==> fjord: inputs <==
// SUBWAY
module SUBWAY(
    clk,
    rst_n,
    in_valid,
    init,
    in0,
    in1,
    in2,
    in3,
    out_valid,
    out
);
input clk, rst_n;
input in_valid;
input [1:0] init;
input [1:0] in0, in1, in2, in3; 
output reg       out_valid;
output reg [1:0] out;
parameter s_idle = 2'd0;
parameter s_input = 2'd1;
parameter s_cul = 2'd2;
parameter s_output = 2'd3;
genvar NN;
genvar MM;
integer i;
integer j;
parameter IDX = 9;
reg [1:0]current_state;
reg [1:0]next_state;
reg [1:0]init_pos;
reg [5:0]cnt;
reg [1:0]is_road;
reg [1:0] reg_dif;
reg [1:0]move;
wire UorD;
reg reg_UorD;
wire [1:0]dif1;
wire [1:0]dif2;
wire [1:0]dif;
reg [1:0] next_dif;
reg [1:0]next_pos;
reg [1:0]cur_pos;
reg [1:0] next_step[2:0];
wire [1:0]in_wire[3:0];
reg [1:0]in_a[IDX:0];
reg [1:0]in_b[IDX:0];
reg [1:0]in_c[IDX:0];
reg [1:0]in_d[IDX:0];
reg [1:0]out_pipe[54:0];
reg [1:0]road;
always@(posedge clk or negedge rst_n)begin
	if(!rst_n)
        current_state <= s_idle;
    else
        current_state <= next_state;
end
always@(*)begin
	case(current_state)
		s_idle: if(in_valid) next_state = s_input;
				else next_state = s_idle;
		s_input:if (cnt == 6'd7) next_state = s_cul;
				else next_state = s_input;
		s_cul:	if (cnt == 6'd62) next_state = s_output;
				else next_state = s_cul;				
		s_output: if (cnt == 6'd63) next_state = s_idle;
				else next_state = s_output;
		default: next_state = current_state;
	endcase 
end
always @(posedge clk or negedge rst_n) begin
    if(!rst_n)begin
		init_pos <= 2'd0;
    end   
    else
		case(current_state)
			s_idle: if(in_valid)begin
				init_pos <= init;
			end
			default: init_pos <= init_pos;
		endcase
end
  ...
make LEC_CHECK=0 ABC_AREA=1 CAP_MARGIN=40 CORE_MARGIN=2 CORE_UTILIZATION=72 CTS_CLUSTER_DIAMETER=84 PLACE_DENSITY_LB_ADDON=0.05 SLEW_MARGIN=20 finish   # period 1.52 ns
run.sh (not shown) runs the stock make flow with config.mk's settings and CLKGATE_MAP_FILE=.
==> onyx: changes against fjord <==
ABC_AREA = unset   (was 1)
CAP_MARGIN = 20   (was 40)
CORE_UTILIZATION = 40   (was 72)
CTS_CLUSTER_DIAMETER = unset   (was 84)
PLACE_DENSITY_LB_ADDON = unset   (was 0.05)
==> flow/constraint.sdc (replaced) <==
create_clock -name core_clock -period 2.5 [get_ports {clk}]
set_input_delay 0.5000 -clock core_clock [delete_from_list [all_inputs] [get_ports {clk}]]
set_output_delay 0.5000 -clock core_clock [all_outputs]
set_load 0.01 [all_outputs]
==> qor summary <==
| item | onyx | fjord |
|---|---|---|
| DP Cell Count | 721 | 885 |
| Sum Neg Setup Slack | 0 ns | -1.73 ns |
| Combinational share of power | 13.0% | 22.7% |
| Root Driver | clkbuf_16 | clkbuf_8 |
| Synthesized area per cell | 14.1 sq um | 9.75 sq um |
| Count of cell types in the netlist | 48 | 30 |
| Post-layout total power | 0.00814 W | 0.0147 W |
| Final worst-path setup slack | 0.204 ns | -0.601 ns |
| Vias | 3483 | 4984 |
| Final design area excluding fillers | 0.00809 sq mm | 0.00853 sq mm |
| Highest-delay cell along the critical path | mux4_2 | dfrtp_2 |
| Fraction of area in registers | 59.9% | 56.8% |
| Clock network power share | 35.5% | 30.5% |
| Total Routed Length | 9690 microns | 15200 microns |
| Met1 Use GR | 15.8% | 34.3% |
| Post-synthesis mux area share | 9.78% | 0.311% |
| Synthesized netlist cell count | 498 | 742 |
| Logic area | 0.00203 sq mm | 0.00172 sq mm |
| Clock latency on the worst-skew pair | 0.43 ns | 0.54 ns |
| Area fraction in and, or, nand and nor cells | 14.2% | 13.7% |
| Number of cells in Yosys stat | 498 | 742 |
| Status | complete, no violations | failed layout checks |
| Reasons for failing layout checks | - | negative setup slack |
| Violation count after the first detailed-route iteration | 156 | 321 |
| Area after DPL | 0.00743 sq mm | 0.00770 sq mm |
| Share of cell area taken by multi-input logic gates | 25.1% | 20.2% |

* * *

==> trial 74 <==
Starting RTL as in the previous note.
Settings: LEC_CHECK=0, ABC_AREA=1, CAP_MARGIN=20, CORE_MARGIN=5, CORE_UTILIZATION=40, GPL_ROUTABILITY_DRIVEN=1, GPL_TIMING_DRIVEN=0, MAX_ROUTING_LAYER=met4, SLEW_MARGIN=20, TNS_END_PERCENT=75; clock period 2.6 ns.
==> inputs of trial 47, as changes to trial 74 <==
==> flow/config.mk (replaced) <==
export PLATFORM = sky130hd
export DESIGN_NAME = SUBWAY
export DESIGN_NICKNAME = SUBWAY
export VERILOG_FILES = /design/flow/design.v
export SDC_FILE = /design/flow/constraint.sdc
export NUM_CORES = 4
export LEC_CHECK = 0
export CAP_MARGIN = 20
export CORE_MARGIN = 2
export CORE_UTILIZATION = 68
export SLEW_MARGIN = 20
==> flow/constraint.sdc (replaced) <==
create_clock -name core_clock -period 2.32 [get_ports {clk}]
set_input_delay 0.4640 -clock core_clock [delete_from_list [all_inputs] [get_ports {clk}]]
set_output_delay 0.4640 -clock core_clock [all_outputs]
set_load 0.01 [all_outputs]
==> summary of the runs <==
Global-route usage: trial 74 is lower than trial 47 (8.9 points).
In trial 74 the via count is larger than in trial 47, by about 26%.
Worst setup slack: trial 47 is worse than trial 74 (0.50 ns).
Between trial 47 and trial 74, the lower maximum frequency is in trial 47 (gap 8.8%, measured against trial 74).
Clock skew: trial 47 is lower than trial 74 (0.00082 ns).
Wire length: trial 74 is larger than trial 47 (5.2%).
In trial 74 the critical path depth is higher than in trial 47, by 4.
Sequential power: trial 47 is larger than trial 74 (16%).
In flip-flop count, trial 47 and trial 74 do not differ.
Between trial 74 and trial 47, the lower die area is in trial 47 (gap about 90%, measured against trial 47).
Trial 47 completed, yet does not pass: setup timing. Trial 74 completed with no timing, DRC or antenna violations.
Against trial 47, the clock-buffer cell count of trial 74 is lower by 4.

* * *

==> inputs of v34 <==
==> flow/design.v <==
module SUBWAY(
    clk,
    rst_n,
    in_valid,
    init,
    in0,
    in1,
    in2,
    in3,
    out_valid,
    out
);
input clk, rst_n;
input in_valid;
input [1:0] init;
input [1:0] in0, in1, in2, in3; 
output reg       out_valid;
output reg [1:0] out;
parameter s_idle = 2'd0;
parameter s_input = 2'd1;
parameter s_cul = 2'd2;
parameter s_output = 2'd3;
genvar NN;
genvar MM;
integer i;
integer j;
parameter IDX = 9;
reg [1:0]current_state;
reg [1:0]next_state;
reg [1:0]init_pos;
reg [5:0]cnt;
reg [1:0]is_road;
reg [1:0] reg_dif;
reg [1:0]move;
wire UorD;
reg reg_UorD;
wire [1:0]dif1;
wire [1:0]dif2;
wire [1:0]dif;
reg [1:0] next_dif;
reg [1:0]next_pos;
reg [1:0]cur_pos;
reg [1:0] next_step[2:0];
wire [1:0]in_wire[3:0];
reg [1:0]in_a[IDX:0];
reg [1:0]in_b[IDX:0];
reg [1:0]in_c[IDX:0];
reg [1:0]in_d[IDX:0];
reg [1:0]out_pipe[54:0];
reg [1:0]road;
always@(posedge clk or negedge rst_n)begin
	if(!rst_n)
        current_state <= s_idle;
    else
        current_state <= next_state;
end
always@(*)begin
	case(current_state)
		s_idle: if(in_valid) next_state = s_input;
				else next_state = s_idle;
		s_input:if (cnt == 6'd7) next_state = s_cul;
				else next_state = s_input;
		s_cul:	if (cnt == 6'd62) next_state = s_output;
				else next_state = s_cul;				
		s_output: if (cnt == 6'd63) next_state = s_idle;
				else next_state = s_output;
		default: next_state = current_state;
	endcase 
end
always @(posedge clk or negedge rst_n) begin
    if(!rst_n)begin
		init_pos <= 2'd0;
    end   
    else
		case(current_state)
			s_idle: if(in_valid)begin
				init_pos <= init;
			end
			default: init_pos <= init_pos;
		endcase
end
always@(posedge clk or negedge rst_n)begin
	if(!rst_n)
        cnt <= 6'b0;
    else
		case(current_state)
			s_idle: cnt <= 6'd0;
			s_input: cnt <= cnt+6'd1;
			s_cul: if(cnt == 6'd62 ) cnt <= 6'd0;
					else cnt <= cnt+6'd1;
			s_output: if(cnt == 6'd63) cnt <= 6'd0;
					else cnt <= cnt+6'd1;
			default: cnt <= cnt;
		endcase
end
always@(posedge clk or negedge rst_n)begin
	if(!rst_n)
        out_valid <= 1'b0;
    else
		case(current_state)
			s_idle: out_valid <= 1'd0;
			s_input: out_valid <= 1'd0;
			s_output: 
				if(cnt == 6'd63) out_valid <= 1'd0;
				else   out_valid <= 1'd1;
			default: out_valid <= 1'd0;
		endcase
end
assign UorD = (cur_pos < road)?1'd0: 1'd1;  
assign dif1 = (cur_pos < road)?road: cur_pos;  
assign dif2 = (cur_pos < road)?cur_pos: road;
assign dif = dif1 - dif2;
always @(posedge clk or negedge rst_n) begin
	if(!rst_n)begin
        reg_UorD <= 2'd0;
    end 
	else begin
		reg_UorD <= UorD;
	end
end
always@(*)begin
	case(cur_pos)
	2'd0: begin
		next_step[0] = 2'b11;
		next_step[1] = in_a[1];
		next_step[2] = in_b[1];
	end
	2'd1: begin
		next_step[0] = in_a[1];
		next_step[1] = in_b[1];
		next_step[2] = in_c[1];
	end
	2'd2: begin
		next_step[0] = in_b[1];
		next_step[1] = in_c[1];
		next_step[2] = in_d[1];
	end
	2'd3: begin
		next_step[0] = in_c[1];
		next_step[1] = in_d[1];
		next_step[2] = 2'b11;
	end
	default: begin
		next_step[0] = in_c[1];
		next_step[1] = in_d[1];
		next_step[2] = 2'b11;
	end
	endcase
end
always@(*)begin
	if (dif != 2'd0) begin
		case(reg_UorD)
		1'd0: 
			case(next_step[2])
			2'd0: move = 2'b01;
			2'd1,
			2'd2,
			2'd3: 
				case(next_step[1])
				2'd0,
				2'd2: move = 2'd0;
				2'd1: move = 2'b11;
				default: move = 2'b0;
				endcase
			default: move = 2'b0;
			endcase
		1'd1: 
			case(next_step[0])
			2'd0: move = 2'b10;
			2'd1,
			2'd2,
			2'd3: 
				case(next_step[1])
				2'd0,
				2'd2: move = 2'd0;
				2'd1: move = 2'b11;
				default: move = 2'b0;
				endcase
			default: move = 2'b0;
			endcase
		default: move = 2'b0;
		endcase
	end
	else begin
		case(next_step[1])
		2'd0,
		2'd2: move = 2'd00;
		2'd1: move = 2'b11;
		default: move = 2'd0;  
		endcase
	end
end
always@(*)begin
	case(cur_pos)
	2'd0:begin
		case (move) 
		2'd1:
			next_pos = 2'd1;
		default:
			next_pos = 2'd0;
		endcase
	end 
	2'd1:begin
		case (move) 
		2'd1:
			next_pos = 2'd2;
		2'd2:
			next_pos = 2'd0;
		default:
			next_pos = 2'd1;
		endcase
	end
	2'd2:begin
		case (move) 
		2'd1:
			next_pos = 2'd3;
		2'd2:
			next_pos = 2'd1;
		default:
			next_pos = 2'd2;
		endcase
	end
	2'd3:begin
		case (move) 
		2'd2:
			next_pos = 2'd2;
		default:
			next_pos = 2'd3;
		endcase
	end
	default:next_pos = cur_pos;
	endcase
end
always@(*)begin
	if (in_b[8] == 2'd0)begin
		is_road = 2'd1;
	end
	else if (in_c[8] == 2'd0)begin
		is_road = 2'd2;
	end
	else if (in_a[8] == 2'd0)begin
		is_road = 2'd0;
	end
	else if (in_d[8] == 2'd0)begin
		is_road = 2'd3;
	end
	else begin
		is_road = 2'd1;
	end
end
always@(posedge clk)begin
	if(!rst_n)begin
        road <= 2'd0;
    end 
	else begin
		case(cnt[2:0])
		3'd0: 
			road <= is_road;
		default: road <= road;
		endcase
	end
end
always @(posedge clk or negedge rst_n) begin
	if(!rst_n)begin
        cur_pos <= 2'd0;
    end 
	else begin
		case(current_state)
		s_idle: cur_pos <= 2'd0;
		s_input: cur_pos <= init_pos;
		s_cul,
		s_output: cur_pos <= next_pos;
		default: cur_pos <= cur_pos;
		endcase
	end
end
always @(posedge clk or negedge rst_n) begin
	if(!rst_n)begin
        out <= 2'd0;
    end 
	else begin
		case(current_state)
		s_idle: out <= 2'd0;
		s_input: out <= 2'd0;
		s_output: 
			if(cnt == 6'd63) out <= 2'd0;
			else out <= out_pipe[0]; 
		default: out <= 2'd0;
		endcase
	end
end
always @(posedge clk or negedge rst_n) begin
	if(!rst_n)begin
		for (i=0; i<55; i=i+1)begin
			out_pipe[i]<=2'd0; 
		end
    end 
	else begin
		case(current_state)
		s_idle: begin
			for (i=0; i<55; i=i+1)begin
				out_pipe[i]<=2'd0; 
			end
		end
		s_output,
		s_cul: begin
			out_pipe[54] <= move;
			for (i=0; i<54; i=i+1)begin
				out_pipe[i]<=out_pipe[i+1]; 
			end
		end
		default: begin
			for (i=0; i<55; i=i+1)begin
				out_pipe[i]<=2'd0; 
			end
		end
		endcase
	end
end
always @(posedge clk or negedge rst_n) begin
    if(!rst_n)begin
        for (i = 0; i<IDX; i=i+1)begin
			in_a[i]<=2'd0;
		end
    end   
    else
		case(current_state)
			s_idle: if(in_valid)begin
						in_a[IDX-1]<=in0;
						for (i = 0; i<IDX-1; i=i+1)begin
							in_a[i]<=in_a[i+1];
						end
					end
					else begin 
						for (i = 0; i<IDX; i=i+1)begin
							in_a[i]<=in_a[i];
						end
					end
			s_input,
			s_cul:if(in_valid)begin
						in_a[IDX-1]<=in0;
						for (i = 0; i<IDX-1; i=i+1)begin
							in_a[i]<=in_a[i+1];
						end
					end
					else begin 
						for (i = 0; i<IDX; i=i+1)begin
							in_a[i]<=in_a[i];
						end
					end
			s_output:begin
				if(in_valid)begin
					in_a[IDX-1]<= in0;
				end
				else begin
					in_a[IDX-1]<= 2'd0;
				end
				for (i = 0; i<IDX-1; i=i+1)begin
					in_a[i]<=in_a[i+1];
				end
			end
			default: begin 
						for (i = 0; i<IDX; i=i+1)begin
							in_a[i]<=in_a[i];
						end
					end
		endcase
end
always @(posedge clk or negedge rst_n) begin
    if(!rst_n)begin
        for (i = 0; i<IDX; i=i+1)begin
			in_b[i]<=2'd0;
		end
    end   
    else
		case(current_state)
			s_idle: if(in_valid)begin
						in_b[IDX-1]<=in1;
						for (i = 0; i<IDX-1; i=i+1)begin
							in_b[i]<=in_b[i+1];
						end
					end
					else begin 
						for (i = 0; i<IDX; i=i+1)begin
							in_b[i]<=in_b[i];
						end
					end
			s_input,
			s_cul:if(in_valid)begin
						in_b[IDX-1]<=in1;
						for (i = 0; i<IDX-1; i=i+1)begin
							in_b[i]<=in_b[i+1];
						end
					end
					else begin 
						for (i = 0; i<IDX; i=i+1)begin
							in_b[i]<=in_b[i];
						end
					end
			s_output:begin
				if(in_valid)begin
					in_b[IDX-1]<= in1;
				end
				else begin
					in_b[IDX-1]<= 2'd0;
				end
				for (i = 0; i<IDX-1; i=i+1)begin
					in_b[i]<=in_b[i+1];
				end
			end
			default: begin 
						for (i = 0; i<IDX; i=i+1)begin
							in_b[i]<=in_b[i];
						end
					end
		endcase
end
always @(posedge clk or negedge rst_n) begin
    if(!rst_n)begin
        for (i = 0; i<IDX; i=i+1)begin
			in_c[i]<=2'd0;
		end
    end   
    else
		case(current_state)
			s_idle: if(in_valid)begin
						in_c[IDX-1]<=in2;
						for (i = 0; i<IDX-1; i=i+1)begin
							in_c[i]<=in_c[i+1];
						end
					end
					else begin 
						for (i = 0; i<IDX; i=i+1)begin
							in_c[i]<=in_c[i];
						end
					end
			s_input,
			s_cul:if(in_valid)begin
						in_c[IDX-1]<=in2;
						for (i = 0; i<IDX-1; i=i+1)begin
							in_c[i]<=in_c[i+1];
						end
					end
					else begin 
						for (i = 0; i<IDX; i=i+1)begin
							in_c[i]<=in_c[i];
						end
					end
			s_output:begin
				if(in_valid)begin
					in_c[IDX-1]<= in2;
				end
				else begin
					in_c[IDX-1]<= 2'd0;
				end
				for (i = 0; i<IDX-1; i=i+1)begin
					in_c[i]<=in_c[i+1];
				end
			end
			default: begin 
						for (i = 0; i<IDX; i=i+1)begin
							in_c[i]<=in_c[i];
						end
					end
		endcase
end
always @(posedge clk or negedge rst_n) begin
    if(!rst_n)begin
        for (i = 0; i<IDX; i=i+1)begin
			in_d[i]<=2'd0;
		end
    end   
    else
		case(current_state)
			s_idle: if(in_valid)begin
						in_d[IDX-1]<=in3;
						for (i = 0; i<IDX-1; i=i+1)begin
							in_d[i]<=in_d[i+1];
						end
					end
					else begin 
						for (i = 0; i<IDX; i=i+1)begin
							in_d[i]<=in_d[i];
						end
					end
			s_input,
			s_cul:if(in_valid)begin
						in_d[IDX-1]<=in3;
						for (i = 0; i<IDX-1; i=i+1)begin
							in_d[i]<=in_d[i+1];
						end
					end
					else begin 
						for (i = 0; i<IDX; i=i+1)begin
							in_d[i]<=in_d[i];
						end
					end
			s_output:begin
				if(in_valid)begin
					in_d[IDX-1]<= in3;
				end
				else begin
					in_d[IDX-1]<= 2'd0;
				end
				for (i = 0; i<IDX-1; i=i+1)begin
					in_d[i]<=in_d[i+1];
				end
			end
			default: begin 
						for (i = 0; i<IDX; i=i+1)begin
							in_d[i]<=in_d[i];
						end
					end
		endcase
end
endmodule
==> flow/run.sh <==
#!/bin/bash
# the make line also repeats each setting of config.mk as NAME=value (left out here)
make -C /OpenROAD-flow-scripts/flow DESIGN_CONFIG=/design/flow/config.mk WORK_HOME=/design/flow/orfs CLKGATE_MAP_FILE= finish
==> flow/config.mk <==
export PLATFORM = sky130hd
export DESIGN_NAME = SUBWAY
export DESIGN_NICKNAME = SUBWAY
export VERILOG_FILES = /design/flow/design.v
export SDC_FILE = /design/flow/constraint.sdc
export NUM_CORES = 4
export LEC_CHECK = 0
export ABC_AREA = 1
export CAP_MARGIN = 20
export CORE_MARGIN = 7
export CORE_UTILIZATION = 44
export CTS_CLUSTER_DIAMETER = 239
export CTS_CLUSTER_SIZE = 98
export PLACE_DENSITY_LB_ADDON = 0.01
export SLEW_MARGIN = 20
export TNS_END_PERCENT = 10
==> flow/constraint.sdc <==
create_clock -name core_clock -period 2.5 [get_ports {clk}]
set_input_delay 0.5000 -clock core_clock [delete_from_list [all_inputs] [get_ports {clk}]]
set_output_delay 0.5000 -clock core_clock [all_outputs]
set_load 0.01 [all_outputs]
==> v33: changes against v34 <==
- ABC_AREA: 1 -> not set
- CORE_MARGIN: 7 -> 2
- CORE_UTILIZATION: 44 -> 61
- CTS_CLUSTER_DIAMETER: 239 -> not set
- CTS_CLUSTER_SIZE: 98 -> not set
- PLACE_DENSITY_LB_ADDON: 0.01 -> not set
- TNS_END_PERCENT: 10 -> not set
==> flow/constraint.sdc (replaced) <==
create_clock -name core_clock -period 2.15 [get_ports {clk}]
set_input_delay 0.4300 -clock core_clock [delete_from_list [all_inputs] [get_ports {clk}]]
set_output_delay 0.4300 -clock core_clock [all_outputs]
set_load 0.01 [all_outputs]
==> results <==
|  | v34 | v33 |
|---|---|---|
| Outcome | finished clean | complete, but fails checks |
| Violated checks | - | negative setup slack |
| Final wirelength | 10900 um | 10400 um |
| Buffers excl. clock | 24 | 32 |
| Combinational power share | 15.1% | 16.7% |
| Initial core utilization | 45.4% | 62.1% |
| Placed Area | 0.00761 sq mm | 0.00741 sq mm |
| Total buffers and inverters traversed by the critical path | 0 | 2 |
| Number of instances in the placed design | 952 | 645 |
| Slack of the worst reg-to-reg path | 0.12 ns | -0.13 ns |
| Met3 track demand over resource | 2.92% | 6.01% |
| Syn_area_per_cell | 9.75 sq um | 14.1 sq um |
| Post-Route Hold Slack | 0.0212 ns | 0.452 ns |
| Comb. cell area | 0.00159 sq mm | 0.00211 sq mm |
| Met2 wire length | 5120 um | 4890 um |
| Clk pin slew, worst setup/hold paths | 0.06 ns | 0.07 ns |
| Vertical die size | 142 um | 111 um |
| Total number of vias | 4409 | 3554 |
| Layout Utilization | 51.6% | 72.2% |
| Peak fanout along the critical path | 11 | 6 |
| Crit path depth | 11 | 8 |
| Met1 Track Usage GR | 15.4% | 27.6% |
| Final standard cell count with taps included and fillers excluded | 986 | 683 |
| Tcrit/Tclk final | 95.1% | 106% |
| Post-synthesis compound-gate area fraction | 6.42% | 3.06% |
| Slowest cell on the critical path | dfrtp_2 | mux4_2 |
| Proportion of total power due to net switching | 25.4% | 23.5% |
| Yosys Instances | 742 | 498 |
Power is estimated from default activity; no workload was simulated.
